Design eth_rx, start of the top module:
module eth_rx (
    input wire i_clk,
    input wire i_reset,
    input wire [31:0] i_xver_rx_data,
    output logic [31:0] m00_axis_tdata,
    output logic [3:0] m00_axis_tkeep,
    output logic m00_axis_tvalid,
    output logic m00_axis_tlast,
    output logic m00_axis_tuser
);
    wire [31:0] rx_gearbox_data_out, rx_descrambled_data;
    wire [1:0] rx_header;
    wire rx_data_valid, rx_header_valid;
    wire rx_gearbox_slip;
    wire [31:0] rx_decoded_data;
    wire [3:0] rx_decoded_ctl;
    rx_gearbox #(.REGISTER_OUTPUT(1))
    u_rx_gearbox (
        .i_clk(i_clk),
        .i_reset(i_reset),
        .i_data(i_xver_rx_data),
        .i_slip(rx_gearbox_slip),
        .o_data(rx_gearbox_data_out),
        .o_header(rx_header),
        .o_data_valid(rx_data_valid),
        .o_header_valid(rx_header_valid)
    );
    lock_state u_lock_state(
        .i_clk(i_clk),
        .i_reset(i_reset),
        .i_header(rx_header),
        .i_valid(rx_header_valid),
        .o_slip(rx_gearbox_slip)
    );
    scrambler #(
        .DESCRAMBLE(1)
    ) u_descrambler(
        .i_clk(i_clk),
        .i_reset(i_reset),
        .i_init_done(!i_reset),
        .i_pause(!rx_data_valid),
        .i_data(rx_gearbox_data_out),
        .o_data(rx_descrambled_data)
    );
    decoder u_decoder(
        .i_reset(i_reset),
        .i_rxc(i_clk),
        .i_rxd(rx_descrambled_data),
        .i_rx_header(rx_header),
        .i_rx_data_valid(rx_data_valid),
        .i_rx_header_valid(rx_header_valid),
        .o_rxd(rx_decoded_data),
        .o_rxctl(rx_decoded_ctl)
    );
    wire [3:0] early_term_loc;
    generate for (genvar gi = 0; gi < 4; gi++) begin: l_early_term_loc
        assign early_term_loc[gi] = rx_data_valid && rx_decoded_data[gi*8 +: 8] == RS_TERM && rx_decoded_ctl[gi];
    end endgenerate
    logic [31:0] xgmii_rx_data;
    logic [3:0] xgmii_rx_ctl;
    logic phy_rx_valid;
  ...
Settings: LEC_CHECK=0, ABC_AREA=1, CAP_MARGIN=0, CELL_PAD_IN_SITES_DETAIL_PLACEMENT=2, CORE_MARGIN=8, CORE_UTILIZATION=51, CTS_CLUSTER_DIAMETER=175, GPL_ROUTABILITY_DRIVEN=0, GPL_TIMING_DRIVEN=1, MAX_ROUTING_LAYER=met5, MIN_ROUTING_LAYER=met2, PLACE_DENSITY=0.52, SETUP_SLACK_MARGIN=1.4, SLEW_MARGIN=20, TNS_END_PERCENT=70; clock period 5.96 ns.
run.sh (not shown) runs the stock make flow with config.mk's settings and CLKGATE_MAP_FILE=.
The first run failed in detailed placement (DPL-0033).
Rerun with:
Settings changed: ABC_AREA 1 to not set, CAP_MARGIN 0 to 20, CELL_PAD_IN_SITES_DETAIL_PLACEMENT 2 to not set, CORE_MARGIN 8 to 2, CORE_UTILIZATION 51 to 29, CTS_CLUSTER_DIAMETER 175 to not set, GPL_ROUTABILITY_DRIVEN 0 to not set, GPL_TIMING_DRIVEN 1 to not set, MAX_ROUTING_LAYER met5 to not set, MIN_ROUTING_LAYER met2 to not set, PLACE_DENSITY 0.52 to not set, SETUP_SLACK_MARGIN 1.4 to not set, TNS_END_PERCENT 70 to not set.
Clock period 5.96 ns to 9.5 ns, I/O delays scaled along.
With this change the flow finished with timing, DRC and antenna clean; area after synthesis increases by 2.3%; die area rises by about 60%; synthesized cell count goes down by 23%.
Rerun with:
Settings changed: CORE_UTILIZATION 29 to 70, CTS_CLUSTER_DIAMETER set to 339, CTS_CLUSTER_SIZE set to 20, MAX_ROUTING_LAYER set to met4, PLACE_DENSITY set to 0.64.
Clock period 9.5 ns to 4.69 ns, I/O delays scaled along.
Result: This time the run finished with negative setup slack left; first-iteration DRC count came out higher by well over a third; fmax goes up by about a fifth; cell area rose by a few percent; global-route usage is higher by 35 points; via count went up by about a fifth; die size drops by well over a third; area after synthesis does not change; cell count went down by a little under a tenth; setup slack is worse by 3.7 ns; utilization came out higher by 51 points; flip-flop count is unchanged.
Rerun with:
Settings changed: CORE_UTILIZATION 70 to 72, CTS_CLUSTER_DIAMETER 339 to 321, CTS_CLUSTER_SIZE 20 to 98, MAX_ROUTING_LAYER met4 to not set, PLACE_DENSITY 0.64 to not set.
Clock period 4.69 ns to 4.5 ns, I/O delays scaled along.
- The new run died in global routing, error GRT-0232
- die area drops by 2.7%
- synthesized area stays the same
- synthesized cell count does not change
Rerun with:
Settings changed: CTS_CLUSTER_DIAMETER 321 to not set, CTS_CLUSTER_SIZE 98 to 20, HOLD_SLACK_MARGIN set to 0.3, PLACE_DENSITY set to 0.66, SETUP_SLACK_MARGIN set to -0.31.
Clock period 4.5 ns to 5.05 ns, I/O delays scaled along.
- The changed run reached the layout checks and failed them: negative setup slack
- synthesized area is unchanged
- die area is unchanged
- synthesized cell count does not change
Rerun with:
Settings changed: ABC_AREA set to 1, CORE_ASPECT_RATIO set to 0.5, CTS_CLUSTER_DIAMETER set to 321, CTS_CLUSTER_SIZE 20 to 98, HOLD_SLACK_MARGIN 0.3 to not set, PLACE_DENSITY 0.66 to not set, SETUP_SLACK_MARGIN -0.31 to not set, TNS_END_PERCENT set to 10.
Clock period 5.05 ns to 2.78 ns, I/O delays scaled along.
Result: With this change the flow died in global routing. Area after synthesis goes down by 2.3%. Synthesized cell count goes up by 30%. Die size goes down by 2.0%.

========
## run 1
Starting RTL as in the previous note.
clock: 5.76 ns
lec_check: 0
cap_margin: 20
cell_pad_in_sites_detail_placement: 0
core_margin: 2
core_utilization: 58
gpl_timing_driven: 1
hold_slack_margin: 0.25
place_density_lb_addon: 0.06
setup_slack_margin: 1.54
slew_margin: 20
Run 1 was carried through to the last stage, and its layout satisfied the timing, DRC and antenna checks.
### run 1 -> run 2
Settings: clearing CELL_PAD_IN_SITES_DETAIL_PLACEMENT, which used to be 0; clearing HOLD_SLACK_MARGIN, which used to be 0.25; clearing PLACE_DENSITY_LB_ADDON, which used to be 0.06; clearing SETUP_SLACK_MARGIN, which used to be 1.54; clearing GPL_TIMING_DRIVEN, which used to be 1; swapping 58 for 40 in CORE_UTILIZATION; swapping 5.76 for 6.5 in the clock period (ns, I/O delays scaled along).
- Run 2: no failed stages, no open violations at the end
- Higher die area among run 1 and run 2: run 2
- Changes observed in run 2 relative to run 1: core outline area rose 45%, logic depth of the worst register-to-register path went down 3, maximum operating frequency down 17 MHz.
- Row cell count after placement: run 2 higher / run 1 lower
- Changes observed in run 2 relative to run 1: non-clock buffering overhead in the final layout lost 3.5 points, count of clock-buffer cells in the layout lost 3, fraction of area in multi-input gates picked up an extra 0.31 points, cell count along the critical path lost 3, setup slack picked up an extra 0.15 ns.
- Run 1 vs run 2, launching instance or port of the critical path: u_rx.rx_crc_input_del[2] vs u_rx.rx_crc_input_del[0]
## Diff of input files: run 3 against run 2
Settings: SETUP_SLACK_MARGIN: unset -> -0.31; CORE_UTILIZATION: 40 -> 68; CTS_CLUSTER_SIZE: unset -> 20; the clock period (ns, I/O delays scaled along): 6.5 -> 5.05.
==> results <==
Run 3: complete, dirty (negative setup slack). Count of cells along the worst hold path came out higher on run 3 than on run 2. Number of well taps ends up lower on run 3. Run 2 -> run 3: number of filler instances in the final layout decreased by more than half. Comparing run 2 and run 3, the lower routed wire length is on run 2. The global-route wire length before repair reported for run 3 is greater than that of run 2 by 3.6%. Setup slack was higher in the run labelled run 2. Diff run 2 and run 3: chip footprint lower in run 3. Standard cell area after detailed placement | run 3 above run 2. Run 3 — global-route usage 23 points higher, run 2 as reference.
diff inputs: run 3 => run 4
Settings: CORE_UTILIZATION changed from 68 to 33; SETUP_SLACK_MARGIN removed (was -0.31); CTS_CLUSTER_SIZE removed (was 20); the clock period (ns, I/O delays scaled along) changed from 5.05 to 8.65.
Results
In run 4, the highest clock frequency the design can meet came out 26% below the value in run 3. Die: run 4 bigger than run 3. Relative to run 3, measured slew at the worst slew-check pin decreased by 0.046 ns in run 4. On overall power of the completed layout, run 4 does better than run 3. Run 4: all stages complete, timing, DRC and antenna checks passed. After detailed routing, run 3 needs more wire than run 4. Comparing final critical-path share of the clock period for run 4 and run 3, the smaller number came from run 4. Relative to run 3, met1 usage has gone down in run 4.
[inputs] run 5 vs run 4
Settings: an added SETUP_SLACK_MARGIN of 1.32; a change of CORE_UTILIZATION from 33 to 68; an added CTS_CLUSTER_DIAMETER of 29; a change of the clock period (ns, I/O delays scaled along) from 8.65 to 5.97.
### Flow results
Run 5 | ERROR | global routing
Compared with run 4, run 5 shows TritonCTS buffer count that has gone up by more than half.
Compared with run 4, in run 5 y dimension of the die lower; standard cell core area lower; cell total in the yosys stat output held steady.

========
Starting RTL as in the previous note.
clock: 8.38 ns
lec_check: 0
abc_area: 1
cap_margin: 20
cell_pad_in_sites_detail_placement: 0
core_margin: 2
core_utilization: 68
cts_cluster_diameter: 354
gpl_timing_driven: 1
hold_slack_margin: 0.29
place_density_lb_addon: 0.06
slew_margin: 20
tns_end_percent: 5
The baseline completed with no timing, DRC or antenna violations.
Rerun with:
Settings changed: ABC_AREA 1 to not set, CELL_PAD_IN_SITES_DETAIL_PLACEMENT 0 to not set, CORE_UTILIZATION 68 to 40, CTS_CLUSTER_DIAMETER 354 to not set, GPL_TIMING_DRIVEN 1 to not set, HOLD_SLACK_MARGIN 0.29 to not set, PLACE_DENSITY_LB_ADDON 0.06 to not set, TNS_END_PERCENT 5 to not set.
Clock period 8.38 ns to 6.16 ns, I/O delays scaled along.
Power is higher by 32%.
Worst setup slack got worse by 2.3 ns.
Non-clock buffer count grows by 142.
Cell count drops by 12%.
Rerun with:
Settings changed: ABC_AREA set to 1, CAP_MARGIN 20 to 10, CORE_UTILIZATION 40 to 70, CTS_CLUSTER_DIAMETER set to 138, CTS_CLUSTER_SIZE set to 53.
Clock period 6.16 ns to 3.25 ns, I/O delays scaled along.
Result:
- The changed run did not get past global routing (5_1_grt) on GRT-0232
- synthesized cell count came out higher by 30%
- die area came out lower by 44%
- synthesized area came out lower by 2.3%
Rerun with:
Settings changed: CAP_MARGIN 10 to 40, CORE_UTILIZATION 70 to 72, CTS_CLUSTER_DIAMETER 138 to 374, CTS_CLUSTER_SIZE 53 to 98, TNS_END_PERCENT set to 10.
Clock period 3.25 ns to 3.3 ns, I/O delays scaled along.
Result: The changed run stopped in global routing (5_1_grt). Synthesized area stays the same. Die size is lower by 2.7%. Synthesized cell count is unchanged.
Rerun with:
Settings changed: ABC_AREA 1 to not set, CAP_MARGIN 40 to 20, CORE_UTILIZATION 72 to 61, CTS_CLUSTER_DIAMETER 374 to not set, CTS_CLUSTER_SIZE 98 to not set, SETUP_SLACK_MARGIN set to 1.32, TNS_END_PERCENT 10 to not set.
Clock period 3.3 ns to 4.79 ns, I/O delays scaled along.
What happened: With this change the flow ran to the end with violations: setup timing. Area after synthesis climbs by about 2.3%. Die size went up by 20%. Synthesized cell count went down by 23%.

========
Setup of build 29:
Starting RTL as in the previous note.
Settings: LEC_CHECK=0, CAP_MARGIN=15, CORE_MARGIN=2, CORE_UTILIZATION=71, CTS_CLUSTER_SIZE=96, GPL_ROUTABILITY_DRIVEN=1, GPL_TIMING_DRIVEN=0, MAX_ROUTING_LAYER=met4, MIN_ROUTING_LAYER=met1, PLACE_DENSITY_LB_ADDON=0.11, SETUP_SLACK_MARGIN=1.03, SLEW_MARGIN=25; clock period 4.78 ns.
The log for build 29 ends in 5_1_grt with error GRT-0116, so the run never completed.
Inputs modified between build 29 and build 60:
Settings: TNS_END_PERCENT: unset -> 100; CORE_UTILIZATION: 71 -> 69; SETUP_SLACK_MARGIN: 1.03 -> 1.4; MIN_ROUTING_LAYER: met1 -> unset; GPL_ROUTABILITY_DRIVEN: 1 -> unset; CTS_CLUSTER_SIZE: 96 -> unset; PLACE_DENSITY_LB_ADDON: 0.11 -> unset; SLEW_MARGIN: 25 -> 20; CAP_MARGIN: 15 -> 20; GPL_TIMING_DRIVEN: 0 -> unset; the clock period (ns, I/O delays scaled along): 4.78 -> 6.22.
[summary]
FAIL build 29 @ 5_1_grt: tool exited with error. The flow did not stop early for build 60: all stages ran, and the layout cleared the timing, DRC and antenna checks. Diff build 29 -> build 60: cell count after placement went down, worst slack at placement went up, number of gates given a new drive strength after cts went down, starting utilization of the core area went down, die extent in y went up. From build 29 to build 60 the numbers moved as follows: estimated wirelength of the detail-placed design down 13%; fraction of synthesis flops using an asynchronous set or reset pin flat; floorplan row count up 1.2%. Going from build 29 to build 60, the die area was enlarged.
## Diff of input files: build 32 against build 60
Settings: a deleted SETUP_SLACK_MARGIN that had been 1.4; a deleted MAX_ROUTING_LAYER that had been met4; a deleted TNS_END_PERCENT that had been 100; a change of CORE_UTILIZATION from 69 to 40; a change of the clock period (ns, I/O delays scaled along) from 6.22 to 6.29.
Findings:
The share of power burned in combinational logic in build 32 was lower than what build 60 gave.
Post-layout instance area was higher in build 60 than in build 32.
Reported for build 32 and build 60, synthesized-area fraction occupied by xor and xnor cells turned out identical to the last digit.
Sequential share of power for build 32 is lower than for build 60.

========
eth_rx again, from the RTL that the note above started with.
Design eth_rx, start of the top module:
module eth_rx (
    input wire i_clk,
    input wire i_reset,
    input wire [31:0] i_xver_rx_data,
    output logic [31:0] m00_axis_tdata,
    output logic [3:0] m00_axis_tkeep,
    output logic m00_axis_tvalid,
    output logic m00_axis_tlast,
    output logic m00_axis_tuser
);
==> flow/config.mk <==
export PLATFORM = sky130hd
export DESIGN_NAME = eth_rx
export DESIGN_NICKNAME = eth_rx
export VERILOG_FILES = /design/flow/design.v
export SDC_FILE = /design/flow/constraint.sdc
export NUM_CORES = 4
export LEC_CHECK = 0
export CAP_MARGIN = 20
export CELL_PAD_IN_SITES_DETAIL_PLACEMENT = 2
export CORE_MARGIN = 4
export CORE_UTILIZATION = 15
export GPL_ROUTABILITY_DRIVEN = 1
export GPL_TIMING_DRIVEN = 1
export HOLD_SLACK_MARGIN = 0.21
export MIN_ROUTING_LAYER = met1
export PLACE_DENSITY = 0.9
export SLEW_MARGIN = 20
export TNS_END_PERCENT = 30
==> flow/constraint.sdc <==
create_clock -name core_clock -period 6.86 [get_ports {i_clk}]
set_input_delay 1.3720 -clock core_clock [delete_from_list [all_inputs] [get_ports {i_clk}]]
set_output_delay 1.3720 -clock core_clock [all_outputs]
set_load 0.01 [all_outputs]
The starting point produced a clean layout.
Rerun with:
==> flow/config.mk (replaced) <==
export PLATFORM = sky130hd
export DESIGN_NAME = eth_rx
export DESIGN_NICKNAME = eth_rx
export VERILOG_FILES = /design/flow/design.v
export SDC_FILE = /design/flow/constraint.sdc
export NUM_CORES = 4
export LEC_CHECK = 0
export CAP_MARGIN = 20
export CELL_PAD_IN_SITES_DETAIL_PLACEMENT = 0
export CORE_MARGIN = 2
export CORE_UTILIZATION = 47
export GPL_TIMING_DRIVEN = 1
export HOLD_SLACK_MARGIN = 0.25
export PLACE_DENSITY_LB_ADDON = 0.06
export SLEW_MARGIN = 20
==> flow/constraint.sdc (replaced) <==
create_clock -name core_clock -period 5.76 [get_ports {i_clk}]
set_input_delay 1.1520 -clock core_clock [delete_from_list [all_inputs] [get_ports {i_clk}]]
set_output_delay 1.1520 -clock core_clock [all_outputs]
set_load 0.01 [all_outputs]
What happened:
- non-clock buffer count climbs by 126
- combinational power climbs by about 4%
- synthesized area stays the same
- clock skew drops by 0.013 ns
- die area drops by about 70%
- cell count drops by about 26%
- wire length drops by about 30%
- final area drops by 3.3%
- total power climbs by about 11%
- sequential power climbs by 16%
- worst setup slack degrades by 0.10 ns
Rerun with:
--- a/flow/config.mk
+++ b/flow/config.mk
@@ -6,10 +6,13 @@
 export NUM_CORES = 4
 export LEC_CHECK = 0
+export ABC_AREA = 1
 export CAP_MARGIN = 20
 export CELL_PAD_IN_SITES_DETAIL_PLACEMENT = 0
 export CORE_MARGIN = 2
-export CORE_UTILIZATION = 47
+export CORE_UTILIZATION = 58
+export CTS_CLUSTER_SIZE = 15
 export GPL_TIMING_DRIVEN = 1
 export HOLD_SLACK_MARGIN = 0.25
 export PLACE_DENSITY_LB_ADDON = 0.06
+export SETUP_SLACK_MARGIN = -0.25
 export SLEW_MARGIN = 20
==> flow/constraint.sdc (replaced) <==
create_clock -name core_clock -period 3.5 [get_ports {i_clk}]
set_input_delay 0.7000 -clock core_clock [delete_from_list [all_inputs] [get_ports {i_clk}]]
set_output_delay 0.7000 -clock core_clock [all_outputs]
set_load 0.01 [all_outputs]
Result: This time the run finished but failed the layout checks on setup timing. Routed wire length grows by about a fifth. Worst hold slack loses 0.039 ns. Via count came out higher by a quarter to a third. Clock-buffer cell count falls by 2.
Rerun with:
==> flow/config.mk (replaced) <==
export PLATFORM = sky130hd
export DESIGN_NAME = eth_rx
export DESIGN_NICKNAME = eth_rx
export VERILOG_FILES = /design/flow/design.v
export SDC_FILE = /design/flow/constraint.sdc
export NUM_CORES = 4
export LEC_CHECK = 0
export CAP_MARGIN = 20
export CELL_PAD_IN_SITES_DETAIL_PLACEMENT = 0
export CORE_MARGIN = 2
export CORE_UTILIZATION = 72
export CTS_CLUSTER_DIAMETER = 350
export CTS_CLUSTER_SIZE = 20
export GPL_TIMING_DRIVEN = 1
export MAX_ROUTING_LAYER = met4
export PLACE_DENSITY = 0.64
export SLEW_MARGIN = 20
==> flow/constraint.sdc (replaced) <==
create_clock -name core_clock -period 5.33 [get_ports {i_clk}]
set_input_delay 1.0660 -clock core_clock [delete_from_list [all_inputs] [get_ports {i_clk}]]
set_output_delay 1.0660 -clock core_clock [all_outputs]
set_load 0.01 [all_outputs]
The changed run completed and failed the layout checks on setup timing.
Die size shrinks by 17%.
Area after synthesis grows by 2.3%.
Power shrinks by 51%.
Count of clock-buffer cells in the layout shrinks by 35.
Sequential cell count is unchanged.
Worst setup slack improved by 1.2 ns.
Via count shrinks by 19%.
Fmax shrinks by 12%.
Final cell count shrinks by 28%.
Routed wire length shrinks by 18%.
Core utilization grows by 4.2 points.
Power figures rest on the tool's default switching activity, not on a simulated workload.
